==> inputs of run R <==
// top_module_d11
module top_module_d11(
    i_clk,
    i_reset,
    i_start,
    i_load,
    i_enc_dec,
    i_pt1,
    i_pt2,
    i_key1,
    i_key2,
    i_r,
    o_ct1,
    o_ct2,
    o_done
);
input  i_start;
input  i_clk;
input  i_reset;
input  i_enc_dec;
input  i_load;
input  [191 : 0] i_r;
input  [63 : 0] i_pt1;
input  [63 : 0] i_pt2;
input  [127 : 0] i_key1;
input  [127 : 0] i_key2;
output wire [63 : 0] o_ct1;
output wire [63 : 0] o_ct2;
output wire o_done;
parameter IDLE = 2'b0, ROUND_FW = 2'b10, ROUND_BW = 2'b11, HALT = 2'b01;
reg [3 : 0] rnd_cnt;
reg [3 : 0] rnd_next;
reg  subrnd_cnt;
reg  subrnd_next;
reg [1 : 0] state;
reg [1 : 0] next_state;
reg done_reg;
reg done_next;
reg sel1, sel2, sel3, sel4;
reg [3 : 0] rc_sel;
wire rk_sel;
wire [3 : 0] rc_in_xor;
reg enc_dec_reg;
reg enc_dec_next;
wire  [63:0] RCarray [15 : 0];
reg [63 : 0] RC_in;
assign  RCarray[0]  =  64'h0;
assign  RCarray[1]  =  64'h0;
assign  RCarray[2]  =  64'h0;
assign  RCarray[3]  =  64'h13198a2e03707344;
assign  RCarray[4]  =  64'ha4093822299f31d0;
assign  RCarray[5]  =  64'h082efa98ec4e6c89;
assign  RCarray[6]  =  64'h452821e638d01377;
assign  RCarray[7]  =  64'hbe5466cf34e90c6c;
assign  RCarray[8]  =  64'h7ef84f78fd955cb1;
assign  RCarray[9]  =  64'h85840851f1ac43aa;
assign  RCarray[10] =  64'hc882d32f25323c54;
assign  RCarray[11] =  64'h64a51195e0e3610d;
assign  RCarray[12] =  64'hd3b5a399ca0c2399;
assign  RCarray[13] =  64'hc0ac29b7c97c50dd;
assign  RCarray[14]  =  64'h0;
assign  RCarray[15]  =  64'h0;
always @(rc_sel or RCarray[12] or RCarray[13] or RCarray[2] or
         RCarray[3] or RCarray[4] or RCarray[5] or RCarray[6] or 
         RCarray[7] or RCarray[8] or RCarray[9] or RCarray[10] or 
         RCarray[11] or RCarray[0] or RCarray[1] or RCarray[14] or 
         RCarray[15])
    RC_in = RCarray[rc_sel];
wire [63 : 0] in_reg_next1;
wire [63 : 0] in_reg_next2;
wire [63 : 0] in_reg_out1;
wire [63 : 0] in_reg_out2;
wire [15 : 0] sbox_out1_b1;
wire [15 : 0] sbox_out2_b1;
wire [15 : 0] sbox_out3_b1;
wire [15 : 0] sbox_out4_b1;
wire [15 : 0] sbox_out5_b1;
wire [15 : 0] sbox_out6_b1;
wire [15 : 0] sbox_out7_b1;
wire [15 : 0] sbox_out8_b1;
wire [15 : 0] sbox_out1_b2;
wire [15 : 0] sbox_out2_b2;
wire [15 : 0] sbox_out3_b2;
wire [15 : 0] sbox_out4_b2;
wire [15 : 0] sbox_out5_b2;
wire [15 : 0] sbox_out6_b2;
wire [15 : 0] sbox_out7_b2;
wire [15 : 0] sbox_out8_b2;
wire [15 : 0] sbox_out1_b3;
  ...
==> flow/config.mk <==
export PLATFORM = sky130hd
export DESIGN_NAME = top_module_d11
export DESIGN_NICKNAME = top_module_d11
export VERILOG_FILES = /design/flow/design.v
export SDC_FILE = /design/flow/constraint.sdc
export NUM_CORES = 4
export LEC_CHECK = 0
export CAP_MARGIN = 20
export CORE_MARGIN = 2
export CORE_UTILIZATION = 72
export CTS_CLUSTER_DIAMETER = 178
export CTS_CLUSTER_SIZE = 99
export PLACE_DENSITY_LB_ADDON = 0.05
export SETUP_SLACK_MARGIN = 1.0
export SLEW_MARGIN = 20
export TNS_END_PERCENT = 5
==> flow/constraint.sdc <==
create_clock -name core_clock -period 3.37 [get_ports {i_clk}]
set_input_delay 0.6740 -clock core_clock [delete_from_list [all_inputs] [get_ports {i_clk}]]
set_output_delay 0.6740 -clock core_clock [all_outputs]
set_load 0.01 [all_outputs]
run.sh (not shown) runs the stock make flow with config.mk's settings and CLKGATE_MAP_FILE=.
==> inputs of run M, as changes to run R <==
==> flow/config.mk (replaced) <==
export PLATFORM = sky130hd
export DESIGN_NAME = top_module_d11
export DESIGN_NICKNAME = top_module_d11
export VERILOG_FILES = /design/flow/design.v
export SDC_FILE = /design/flow/constraint.sdc
export NUM_CORES = 4
export LEC_CHECK = 0
export CAP_MARGIN = 20
export CORE_MARGIN = 2
export CORE_UTILIZATION = 58
export SLEW_MARGIN = 20
==> flow/constraint.sdc (replaced) <==
create_clock -name core_clock -period 4.04 [get_ports {i_clk}]
set_input_delay 0.8080 -clock core_clock [delete_from_list [all_inputs] [get_ports {i_clk}]]
set_output_delay 0.8080 -clock core_clock [all_outputs]
set_load 0.01 [all_outputs]
==> results.toml <==
# implementation run metrics
[run_status]
status = "stopped before the end"
stop_stage = "global routing (5_1_grt)"
error = "[ERROR GRT-0116] Global routing finished with congestion. Check the congestion regions in the DRC Viewer."

[place]
dpl_worst_slack_ps = -778
dpl.cell_count = 8106
place_area_sq_um = 71500

[floorplanning]
num_rows = 103
die-area_sq_um = 82300

[global_route]
grt_use_met1 = 0.836

[clocking]
ctsResizeCount = 704
-- figures above: run R

==> results.toml <==
# generated from flow reports
[run_status]
status = "finished with violations"
violatedChecks = "setup timing"

[sta]
report.final.setup_viol = 52
setup_ws_ps = -208

[clocking]
ctsResizeCount = 616

[global_route]
grt_use_met1 = 0.553

[floorplanning]
num_rows = 115
-- figures above: run M


* * *

==> inputs of try-lagoon <==
Starting RTL as in the previous note.
Settings: LEC_CHECK=0, CAP_MARGIN=20, CELL_PAD_IN_SITES_GLOBAL_PLACEMENT=1, CORE_MARGIN=9, CORE_UTILIZATION=35, GPL_ROUTABILITY_DRIVEN=1, HOLD_SLACK_MARGIN=0.04, MAX_ROUTING_LAYER=met5, PLACE_DENSITY_LB_ADDON=0.25, SETUP_SLACK_MARGIN=1.82, SLEW_MARGIN=20, TNS_END_PERCENT=90; clock period 10.1 ns.
==> inputs of try-willow, as changes to try-lagoon <==
CAP_MARGIN = 0   (was 20)
CELL_PAD_IN_SITES_GLOBAL_PLACEMENT = not set   (was 1)
CORE_MARGIN = 2   (was 9)
CORE_UTILIZATION = 66   (was 35)
GPL_ROUTABILITY_DRIVEN = not set   (was 1)
HOLD_SLACK_MARGIN = not set   (was 0.04)
MAX_ROUTING_LAYER = met4   (was met5)
PLACE_DENSITY_LB_ADDON = not set   (was 0.25)
SETUP_SLACK_MARGIN = not set   (was 1.82)
TNS_END_PERCENT = not set   (was 90)
==> flow/constraint.sdc (replaced) <==
create_clock -name core_clock -period 4.04 [get_ports {i_clk}]
set_input_delay 0.8080 -clock core_clock [delete_from_list [all_inputs] [get_ports {i_clk}]]
set_output_delay 0.8080 -clock core_clock [all_outputs]
set_load 0.01 [all_outputs]
==> qor summary <==
item	try-lagoon	try-willow
Chip height	424 µm	299 µm
Placed instance count	8433	7903
Cells resized by post-CTS repair	1	700
Number of buffers created by CTS	110	95
Die footprint	0.180 mm²	0.0897 mm²
Count of standard-cell rows	148	108
Area inside the core boundary	0.163 mm²	0.0866 mm²
Cell area reported after detailed placement	0.0665 mm²	0.0692 mm²
Post-CTS setup buffer count	0	112
Outcome	finished clean	did not finish
Stage where the flow stopped	-	5_1_grt
Routability congestion estimate from global placement	0.937	1.12
Die span in x	424 µm	299 µm
Post-Place Setup Slack	1780 ps	-323 ps

* * *

==> inputs of run a <==
top_module_d11 again, from the RTL that the note above started with.
Settings: LEC_CHECK=0, ABC_AREA=0, CAP_MARGIN=25, CELL_PAD_IN_SITES_DETAIL_PLACEMENT=1, CELL_PAD_IN_SITES_GLOBAL_PLACEMENT=3, CORE_ASPECT_RATIO=1.46, CORE_MARGIN=4, CORE_UTILIZATION=30, CTS_CLUSTER_DIAMETER=132, HOLD_SLACK_MARGIN=0.02, MIN_ROUTING_LAYER=met2, PLACE_DENSITY=0.35, SETUP_SLACK_MARGIN=0.66, SLEW_MARGIN=30; clock period 3.51 ns.
==> run b: changes against run a <==
- ABC_AREA: 0 -> not set
- CAP_MARGIN: 25 -> 20
- CELL_PAD_IN_SITES_DETAIL_PLACEMENT: 1 -> not set
- CELL_PAD_IN_SITES_GLOBAL_PLACEMENT: 3 -> not set
- CORE_ASPECT_RATIO: 1.46 -> not set
- CORE_MARGIN: 4 -> 2
- CORE_UTILIZATION: 30 -> 70
- CTS_CLUSTER_DIAMETER: 132 -> not set
- CTS_CLUSTER_SIZE: not set -> 37
- HOLD_SLACK_MARGIN: 0.02 -> not set
- MIN_ROUTING_LAYER: met2 -> not set
- PLACE_DENSITY: 0.35 -> not set
- SETUP_SLACK_MARGIN: 0.66 -> not set
- SLEW_MARGIN: 30 -> 20
==> flow/constraint.sdc (replaced) <==
create_clock -name core_clock -period 4.75 [get_ports {i_clk}]
set_input_delay 0.9500 -clock core_clock [delete_from_list [all_inputs] [get_ports {i_clk}]]
set_output_delay 0.9500 -clock core_clock [all_outputs]
set_load 0.01 [all_outputs]
==> run c: changes against run a <==
- ABC_AREA: 0 -> not set
- CAP_MARGIN: 25 -> 20
- CELL_PAD_IN_SITES_DETAIL_PLACEMENT: 1 -> not set
- CELL_PAD_IN_SITES_GLOBAL_PLACEMENT: 3 -> not set
- CORE_ASPECT_RATIO: 1.46 -> not set
- CORE_MARGIN: 4 -> 2
- CORE_UTILIZATION: 30 -> 40
- CTS_CLUSTER_DIAMETER: 132 -> not set
- HOLD_SLACK_MARGIN: 0.02 -> not set
- MIN_ROUTING_LAYER: met2 -> not set
- PLACE_DENSITY: 0.35 -> not set
- SETUP_SLACK_MARGIN: 0.66 -> 1.05
- SLEW_MARGIN: 30 -> 20
==> flow/constraint.sdc (replaced) <==
create_clock -name core_clock -period 5.75 [get_ports {i_clk}]
set_input_delay 1.1500 -clock core_clock [delete_from_list [all_inputs] [get_ports {i_clk}]]
set_output_delay 1.1500 -clock core_clock [all_outputs]
set_load 0.01 [all_outputs]
==> results <==
quantity                                                                         run b                     run c                     run a
Result of the run                                             finished with violations  no timing/DRC/antenna violations  finished with violations
Layout check failures                                             negative setup slack                         -      negative setup slack
Post-route worst hold slack                                                   0.541 ns                  0.565 ns                  0.280 ns
Largest net degree at the start of global routing                                   99                       144                        89
Worst setup path end                                    IN_REG_INST1[32].in_reg1.state                 o_ct2[45]                 o_ct1[24]
Share of the core filled by cells before placement                               70.4%                     40.2%                     30.1%
Global router's overall resource usage                                           54.7%                     33.1%                     45.6%
Critical path class                                             flip-flop to flip-flop  flip-flop to output port  flip-flop to output port
Count of cell instances traversed by the critical path                              13                        10                        13
Core region area                                                            81800 um^2               143000 um^2               191000 um^2
Filler Cells Inserted                                                             4115                     13075                     20664
DR WL met3                                                                     37.6 mm                   22.1 mm                    130 mm
Log Warnings                                                                        34                        35                        35
Mean routed wirelength per cell                                                31.4 um                   29.2 um                   29.9 um
Clock tree cell share of total cell area                                         4.70%                     4.71%                     4.06%
Share of the core filled with cells                                              86.2%                     52.3%                     48.4%
Nonclk buf count                                                                   928                      1032                      2292
R2R Setup Slk                                                                 -0.13 ns                   1.07 ns                  -0.78 ns
Number of setup violations in the final report                                      16                         0                       256
Chip width                                                                      291 um                    384 um                    371 um

* * *

==> run K: inputs <==
top_module_d11 again, from the RTL that the note above started with.
clock: 3.31 ns
lec_check: 0
cap_margin: 20
core_margin: 2
core_utilization: 70
cts_cluster_diameter: 347
cts_cluster_size: 37
hold_slack_margin: 0.3
setup_slack_margin: 0.86
slew_margin: 20
==> inputs of run P, as changes to run K <==
CORE_UTILIZATION = 71   (was 70)
CTS_CLUSTER_DIAMETER = unset   (was 347)
CTS_CLUSTER_SIZE = unset   (was 37)
HOLD_SLACK_MARGIN = unset   (was 0.3)
PLACE_DENSITY = 0.65   (was unset)
SETUP_SLACK_MARGIN = unset   (was 0.86)
==> flow/constraint.sdc (replaced) <==
create_clock -name core_clock -period 4.32 [get_ports {i_clk}]
set_input_delay 0.8640 -clock core_clock [delete_from_list [all_inputs] [get_ports {i_clk}]]
set_output_delay 0.8640 -clock core_clock [all_outputs]
set_load 0.01 [all_outputs]
==> summary of the runs <==
- Run P aborted during 5_1_grt (GRT-0232). Run K stopped in 4_1_cts, error DPL-0033.
- Synthesized area is the same in run K and run P.
- In synthesized cell count, run K and run P do not differ.
- Of run K and run P, run K has the higher die area (gap 1.4%, measured against run P).

* * *

==> run Y: inputs <==
Starting RTL as in the previous note.
==> flow/config.mk <==
export PLATFORM = sky130hd
export DESIGN_NAME = top_module_d11
export DESIGN_NICKNAME = top_module_d11
export VERILOG_FILES = /design/flow/design.v
export SDC_FILE = /design/flow/constraint.sdc
export NUM_CORES = 4
export LEC_CHECK = 0
export CAP_MARGIN = 20
export CELL_PAD_IN_SITES_GLOBAL_PLACEMENT = 2
export CORE_ASPECT_RATIO = 0.7
export CORE_MARGIN = 5
export CORE_UTILIZATION = 27
export CTS_CLUSTER_DIAMETER = 336
export GPL_ROUTABILITY_DRIVEN = 0
export PLACE_DENSITY = 0.82
export SETUP_SLACK_MARGIN = 1.05
export SLEW_MARGIN = 35
==> flow/constraint.sdc <==
create_clock -name core_clock -period 6.85 [get_ports {i_clk}]
set_input_delay 1.3700 -clock core_clock [delete_from_list [all_inputs] [get_ports {i_clk}]]
set_output_delay 1.3700 -clock core_clock [all_outputs]
set_load 0.01 [all_outputs]
==> run D (differences from run Y) <==
- CELL_PAD_IN_SITES_GLOBAL_PLACEMENT: 2 -> not set
- CORE_ASPECT_RATIO: 0.7 -> not set
- CORE_MARGIN: 5 -> 2
- CORE_UTILIZATION: 27 -> 40
- CTS_CLUSTER_DIAMETER: 336 -> not set
- GPL_ROUTABILITY_DRIVEN: 0 -> not set
- PLACE_DENSITY: 0.82 -> not set
- SETUP_SLACK_MARGIN: 1.05 -> 0.1
- SLEW_MARGIN: 35 -> 20
==> flow/constraint.sdc (replaced) <==
create_clock -name core_clock -period 6.0 [get_ports {i_clk}]
set_input_delay 1.2000 -clock core_clock [delete_from_list [all_inputs] [get_ports {i_clk}]]
set_output_delay 1.2000 -clock core_clock [all_outputs]
set_load 0.01 [all_outputs]
==> run A (differences from run Y) <==
- CELL_PAD_IN_SITES_DETAIL_PLACEMENT: not set -> 0
- CELL_PAD_IN_SITES_GLOBAL_PLACEMENT: 2 -> not set
- CORE_ASPECT_RATIO: 0.7 -> 1.8
- CORE_UTILIZATION: 27 -> 48
- CTS_CLUSTER_DIAMETER: 336 -> not set
- GPL_TIMING_DRIVEN: not set -> 1
- MIN_ROUTING_LAYER: not set -> met2
- PLACE_DENSITY: 0.82 -> not set
- PLACE_DENSITY_LB_ADDON: not set -> 0.11
- SETUP_SLACK_MARGIN: 1.05 -> 0.93
- SLEW_MARGIN: 35 -> 40
==> flow/constraint.sdc (replaced) <==
create_clock -name core_clock -period 3.51 [get_ports {i_clk}]
set_input_delay 0.7020 -clock core_clock [delete_from_list [all_inputs] [get_ports {i_clk}]]
set_output_delay 0.7020 -clock core_clock [all_outputs]
set_load 0.01 [all_outputs]
==> qor summary <==
Outcome: run A stopped before the end; run Y finished clean; run D finished clean
Last stage reached: run A 5_1_grt; run Y -; run D -
Dominant class by area: run A -; run Y combinational gates; run D combinational gates
Die boundary height: run A 474.8 um; run Y 396.5 um; run D 383.5 um
Die x size: run A 268.2 um; run Y 562.1 um; run D 383.5 um
Least-Margin Pin Slew: run A -; run Y 0.9659 ns; run D 1.238 ns
Floorplan row count: run A 170; run Y 141; run D 139
Chip Area: run A 127400 sq um; run Y 222900 sq um; run D 147100 sq um
CP Data Arrival Time: run A -; run Y 4.39 ns; run D 4.49 ns
Later-pin clock latency in the skew report: run A -; run Y 0.74 ns; run D 0.75 ns
Start point of the critical path: run A -; run Y rnd_cnt[1]; run D rnd_cnt[2]
Buffering stage count on the worst path with inverters included: run A -; run Y 3; run D 3
Core Density at Floorplan: run A 0.4828; run Y 0.2721; run D 0.4020
Relative max-transition margin: run A -; run Y 0.3377; run D 0.1685
Diode insertion count for antenna repair: run A -; run Y 22; run D 7
Tool warnings: run A -; run Y 32; run D 31
Number of non-clock inverters: run A -; run Y 61; run D 61
Setup skew after layout: run A -; run Y 0.04296 ns; run D 0.04431 ns
Slew Viols, Final: run A -; run Y 0; run D 0
Tap cell count: run A -; run Y 2788; run D 1903
